run 1:
==> flow/design.v (excerpt) <==
module mac_unit(input clk,en,clr,
                input [15:0]a,b,
                output [39:0]c);
Size: about 1600 cells after synthesis, roughly 170 flip-flops, ~75 I/O pins, roughly 0.016 mm2 of cells after synthesis.
clock: 9.8 ns
lec_check: 0
cap_margin: 5
cell_pad_in_sites_detail_placement: 1
cell_pad_in_sites_global_placement: 3
core_aspect_ratio: 1.05
core_margin: 6
core_utilization: 44
cts_cluster_diameter: 394
cts_cluster_size: 98
gpl_routability_driven: 0
gpl_timing_driven: 0
slew_margin: 40
tns_end_percent: 85
run.sh (not shown) runs the stock make flow with config.mk's settings and CLKGATE_MAP_FILE=.
Although run 1 finished all stages, its layout failed final checks on negative setup slack.
Setup changes, run 1 to run 2
Settings: clearing GPL_ROUTABILITY_DRIVEN, which used to be 0; clearing CELL_PAD_IN_SITES_DETAIL_PLACEMENT, which used to be 1; swapping 5 for 20 in CAP_MARGIN; clearing TNS_END_PERCENT, which used to be 85; swapping 44 for 40 in CORE_UTILIZATION; clearing CORE_ASPECT_RATIO, which used to be 1.05; clearing CTS_CLUSTER_SIZE, which used to be 98; swapping 6 for 2 in CORE_MARGIN; clearing CTS_CLUSTER_DIAMETER, which used to be 394; clearing GPL_TIMING_DRIVEN, which used to be 0; clearing CELL_PAD_IN_SITES_GLOBAL_PLACEMENT, which used to be 3; swapping 40 for 20 in SLEW_MARGIN; swapping 9.8 for 9.88 in the clock period (ns, I/O delays scaled along).
==> results <==
Run 2: flow complete, layout not clean; failing: negative setup slack
Looking at clock period minus worst slack, run 2 sits below run 1.
Summary of run 2 over run 1: total routed wire length on the met1 layer lower.
In the tables for run 2 and run 1, fraction of the cycle the final worst path needs reads lower with run 2.
For the die size, run 2 came in 1.2% higher than run 1 did.
Pin count of the biggest net entering global routing ended up 25 higher on run 2 than on run 1.
Changes observed in run 2 relative to run 1: required time at the worst-slack endpoint went up; synthesis-to-finish area growth went up.
Setup changes, run 2 to run 3
Settings: ABC_AREA: unset -> 1; CTS_CLUSTER_SIZE: unset -> 98; CORE_UTILIZATION: 40 -> 72; the clock period (ns, I/O delays scaled along): 9.88 -> 6.57.
--- outcome ---
| run 3 | all stages done | FAIL | negative setup slack |
Diff run 2 -> run 3: netlist area before placement up 0.0016 mm2; chip area line of the yosys report up 10%.
The inputs of run 4 differ from those of run 3 as listed below.
Settings: an added CTS_CLUSTER_DIAMETER of 400; an added TNS_END_PERCENT of 10; an added PLACE_DENSITY of 0.36; a change of CTS_CLUSTER_SIZE from 98 to 10; an added HOLD_SLACK_MARGIN of 0.28; an added CORE_ASPECT_RATIO of 1.36; an added SETUP_SLACK_MARGIN of 1.54.
### Flow results
- Run 4 finished all stages; however, its layout fails the closing checks, the failures being negative setup slack.
- NOTE area inside the core boundary run 3->run 4 increased slightly
- Run 4 against run 3; number of tapcells is down by a few percent.
- In run 4 the register-to-register setup slack turned out 0.21 ns higher than in run 3.
- Relative to run 3, run 4 improves worst setup slack after layout.
- Delta (run 4 minus run 3): overall chip area held; area added between synthesis and finish -3.8 points; initial antenna violation count fell 1; post-synthesis instance total barely changed.
- For the portion of the layout cell area used by non-clock buffers, run 4 came in 0.39 points higher than run 3 did.
### run 4 -> run 5
Settings: a deleted TNS_END_PERCENT that had been 10; a deleted SETUP_SLACK_MARGIN that had been 1.54; a deleted PLACE_DENSITY that had been 0.36; a change of CORE_UTILIZATION from 72 to 37; a deleted CORE_ASPECT_RATIO that had been 1.36; a deleted HOLD_SLACK_MARGIN that had been 0.28; a deleted ABC_AREA that had been 1; a deleted CTS_CLUSTER_DIAMETER that had been 400; a deleted CTS_CLUSTER_SIZE that had been 10; a change of the clock period (ns, I/O delays scaled along) from 6.57 to 13.5.
--- outcome ---
Run 5 closes out successfully: all stages finished, all timing, DRC and antenna checks passed.
Worst clock skew on the final layout is lower on run 4
In the reports for run 4 and run 5, the larger via count belongs to run 4.
Run 5 vs. run 4: maximum clock frequency grew by 0.93 MHz; least setup slack across all paths after layout picked up an extra 7.09 ns; global-route usage went down.

* * *

mac_unit again, from the RTL that the note above started with.
make LEC_CHECK=0 ABC_AREA=1 CAP_MARGIN=5 CELL_PAD_IN_SITES_DETAIL_PLACEMENT=0 CELL_PAD_IN_SITES_GLOBAL_PLACEMENT=0 CORE_MARGIN=2 CORE_UTILIZATION=72 CTS_CLUSTER_DIAMETER=84 CTS_CLUSTER_SIZE=82 GPL_ROUTABILITY_DRIVEN=0 MAX_ROUTING_LAYER=met4 PLACE_DENSITY_LB_ADDON=0.01 SETUP_SLACK_MARGIN=-0.46 SLEW_MARGIN=30 finish   # period 11.3 ns
The starting point finished with negative setup slack left.
Edit:
--- a/flow/config.mk
+++ b/flow/config.mk
@@ -12,9 +12,9 @@
 export CORE_MARGIN = 2
 export CORE_UTILIZATION = 72
-export CTS_CLUSTER_DIAMETER = 84
-export CTS_CLUSTER_SIZE = 82
+export CTS_CLUSTER_DIAMETER = 103
+export CTS_CLUSTER_SIZE = 34
 export GPL_ROUTABILITY_DRIVEN = 0
 export MAX_ROUTING_LAYER = met4
 export PLACE_DENSITY_LB_ADDON = 0.01
-export SETUP_SLACK_MARGIN = -0.46
+export SETUP_SLACK_MARGIN = 1.61
 export SLEW_MARGIN = 30
The new run ran to the end with violations: negative setup slack.
Sequential share of layout area shrinks by 0.42 points.
Area after synthesis is unchanged.
Final cell count came out higher by 0.49%.
Wire length grows by about 12%.
Critical path depth does not change.
Utilization rises by 2.2 points.
Setup slack degrades by 35 ps.
Register-to-register slack loses 40 ps.
Maximum frequency barely changes.
Edit:
==> flow/config.mk (replaced) <==
export PLATFORM = sky130hd
export DESIGN_NAME = mac_unit
export DESIGN_NICKNAME = mac_unit
export VERILOG_FILES = /design/flow/design.v
export SDC_FILE = /design/flow/constraint.sdc
export NUM_CORES = 4
export LEC_CHECK = 0
export ABC_AREA = 1
export CAP_MARGIN = 5
export CELL_PAD_IN_SITES_DETAIL_PLACEMENT = 0
export CELL_PAD_IN_SITES_GLOBAL_PLACEMENT = 1
export CORE_MARGIN = 2
export CORE_UTILIZATION = 72
export CTS_CLUSTER_SIZE = 99
export GPL_ROUTABILITY_DRIVEN = 0
export MAX_ROUTING_LAYER = met4
export PLACE_DENSITY = 0.35
export SETUP_SLACK_MARGIN = 2.05
export SLEW_MARGIN = 20
==> flow/constraint.sdc (replaced) <==
create_clock -name core_clock -period 6.93 [get_ports {clk}]
set_input_delay 1.3860 -clock core_clock [delete_from_list [all_inputs] [get_ports {clk}]]
set_output_delay 1.3860 -clock core_clock [all_outputs]
set_load 0.01 [all_outputs]
What happened:
- With this change the flow ended with an error in global placement without I/O (3_1_place_gp_skip_io)
- synthesized cell count is unchanged
- area after synthesis stays the same
- die area stays the same
Edit:
==> flow/config.mk (replaced) <==
export PLATFORM = sky130hd
export DESIGN_NAME = mac_unit
export DESIGN_NICKNAME = mac_unit
export VERILOG_FILES = /design/flow/design.v
export SDC_FILE = /design/flow/constraint.sdc
export NUM_CORES = 4
export LEC_CHECK = 0
export ABC_AREA = 1
export CAP_MARGIN = 20
export CORE_MARGIN = 2
export CORE_UTILIZATION = 72
export CTS_CLUSTER_DIAMETER = 396
export CTS_CLUSTER_SIZE = 99
export PLACE_DENSITY = 0.39
export SLEW_MARGIN = 20
==> flow/constraint.sdc (replaced) <==
create_clock -name core_clock -period 10.2 [get_ports {clk}]
set_input_delay 2.0400 -clock core_clock [delete_from_list [all_inputs] [get_ports {clk}]]
set_output_delay 2.0400 -clock core_clock [all_outputs]
set_load 0.01 [all_outputs]
After rerunning: With this change the flow finished with negative setup slack left; die size is unchanged; synthesized area does not change; synthesized cell count is unchanged.
Edit:
--- a/flow/config.mk
+++ b/flow/config.mk
@@ -9,7 +9,5 @@
 export CAP_MARGIN = 20
 export CORE_MARGIN = 2
-export CORE_UTILIZATION = 72
-export CTS_CLUSTER_DIAMETER = 396
-export CTS_CLUSTER_SIZE = 99
-export PLACE_DENSITY = 0.39
+export CORE_UTILIZATION = 70
+export SETUP_SLACK_MARGIN = 2.37
 export SLEW_MARGIN = 20
==> flow/constraint.sdc (replaced) <==
create_clock -name core_clock -period 13.6 [get_ports {clk}]
set_input_delay 2.7200 -clock core_clock [delete_from_list [all_inputs] [get_ports {clk}]]
set_output_delay 2.7200 -clock core_clock [all_outputs]
set_load 0.01 [all_outputs]
What happened:
- The changed run went through all stages and came out clean
- sequential share of layout area rises by 0.39 points
- core utilization falls by 4.6 points

* * *

umber:
mac_unit again, from the RTL that the note above started with.
Design mac_unit, start of the top module:
module mac_unit(input clk,en,clr,
                input [15:0]a,b,
                output [39:0]c);
export LEC_CHECK = 0
export ABC_AREA = 1
export CAP_MARGIN = 25
export CELL_PAD_IN_SITES_DETAIL_PLACEMENT = 0
export CELL_PAD_IN_SITES_GLOBAL_PLACEMENT = 0
export CORE_MARGIN = 2
export CORE_UTILIZATION = 61
export CTS_CLUSTER_SIZE = 34
export GPL_ROUTABILITY_DRIVEN = 0
export MAX_ROUTING_LAYER = met4
export PLACE_DENSITY = 0.63
export SETUP_SLACK_MARGIN = -0.46
export SLEW_MARGIN = 20
create_clock -name core_clock -period 11.3 [get_ports {clk}]
Every stage of umber finished as expected; the final checks, on the other hand, flagged setup timing, which means the layout fails.
Input changes introduced in lagoon (baseline for comparison: umber):
- CELL_PAD_IN_SITES_DETAIL_PLACEMENT changed from 0 to 1
- CELL_PAD_IN_SITES_GLOBAL_PLACEMENT changed from 0 to 1
- CORE_UTILIZATION changed from 61 to 27
- the clock period (ns, I/O delays scaled along) changed from 11.3 to 7.58
Results
- | lagoon | all stages done | FAIL | setup timing |
- Comparing die outline width for lagoon and umber, the bigger number came from lagoon.
- Lower worst hold slack among lagoon and umber: umber
- Core utilization delta for lagoon relative to umber: 38 points lower
- As far as number of slew-limit violations in the final report goes, umber and lagoon are indistinguishable; the numbers are identical.
- Compared with umber, lagoon shows a higher non-filler instance count after layout.
The following lists how sierra was set up differently from lagoon:
- a deleted SETUP_SLACK_MARGIN that had been -0.46
- an added CORE_ASPECT_RATIO of 0.5
- an added CTS_CLUSTER_DIAMETER of 360
- a change of GPL_ROUTABILITY_DRIVEN from 0 to 1
- a change of CAP_MARGIN from 25 to 5
- an added MIN_ROUTING_LAYER of met2
- a change of CORE_MARGIN from 2 to 7
- an added GPL_TIMING_DRIVEN of 0
- a change of the clock period (ns, I/O delays scaled along) from 7.58 to 15.7
==> comparison <==
The final layout from sierra, which completed every stage, passed the timing, design-rule and antenna checks at the end of the flow. The via count of sierra exceeds that of lagoon by 34%. Changes observed in sierra relative to lagoon: final total negative setup slack went up by 119610 ps.
--- input diff sierra..harbor ---
- swapping 7 for 2 in CORE_MARGIN
- clearing GPL_TIMING_DRIVEN, which used to be 0
- swapping 1 for 0 in CELL_PAD_IN_SITES_DETAIL_PLACEMENT
- clearing CORE_ASPECT_RATIO, which used to be 0.5
- swapping 27 for 72 in CORE_UTILIZATION
- clearing CTS_CLUSTER_DIAMETER, which used to be 360
- putting SETUP_SLACK_MARGIN at 1.89 where nothing was set
- swapping 5 for 25 in CAP_MARGIN
- swapping 1 for 0 in GPL_ROUTABILITY_DRIVEN
- clearing MIN_ROUTING_LAYER, which used to be met2
- swapping 15.7 for 7.58 in the clock period (ns, I/O delays scaled along)
==> comparison <==
The flow ended early for harbor: it failed with a tool error in global placement without I/O (3_1_place_gp_skip_io).
Number of core rows, harbor and sierra: higher on sierra
Between harbor and sierra, the die span in x is lower for harbor.
Net count of the mapped netlist of sierra is on par with harbor.
Diff harbor..sierra | area after synthesis | unchanged
Going from sierra to harbor, area reported by Yosys stat has remained practically unchanged; die area has decreased; placeable core region has decreased; xor and xnor fraction of the mapped netlist area has remained practically unchanged.
Diff sierra -> harbor: initial cell density of the core climbed 46 points, die boundary height dropped 18%.
> inputs changed (harbor -> pepper)
- CORE_UTILIZATION now 55, was 72
- CTS_CLUSTER_DIAMETER now 254, previously not set
- SETUP_SLACK_MARGIN now 2.01, was 1.89
- CTS_CLUSTER_SIZE now 100, was 34
- TNS_END_PERCENT now 5, previously not set
### Flow results
As for a clean layout from harbor and pepper, there is none.
In pepper the implementation completed, yet the final layout does not meet the checks, the culprit being setup timing.
Area fraction in full adders, half adders and majority gates of pepper is on par with harbor.
Summary of the comparison: fraction of the core area occupied by cells at floorplan is lower in pepper, relative to harbor.
Taking harbor as the reference, in pepper cell total in the yosys stat output was more or less identical; fraction of the mapped netlist area in simple logic gates was more or less identical.
Per the comparison of pepper with harbor, die area rose 7600 um2, height of the chip rose 14%, number of placement rows rose 14%, yosys synthesis chip area about even.
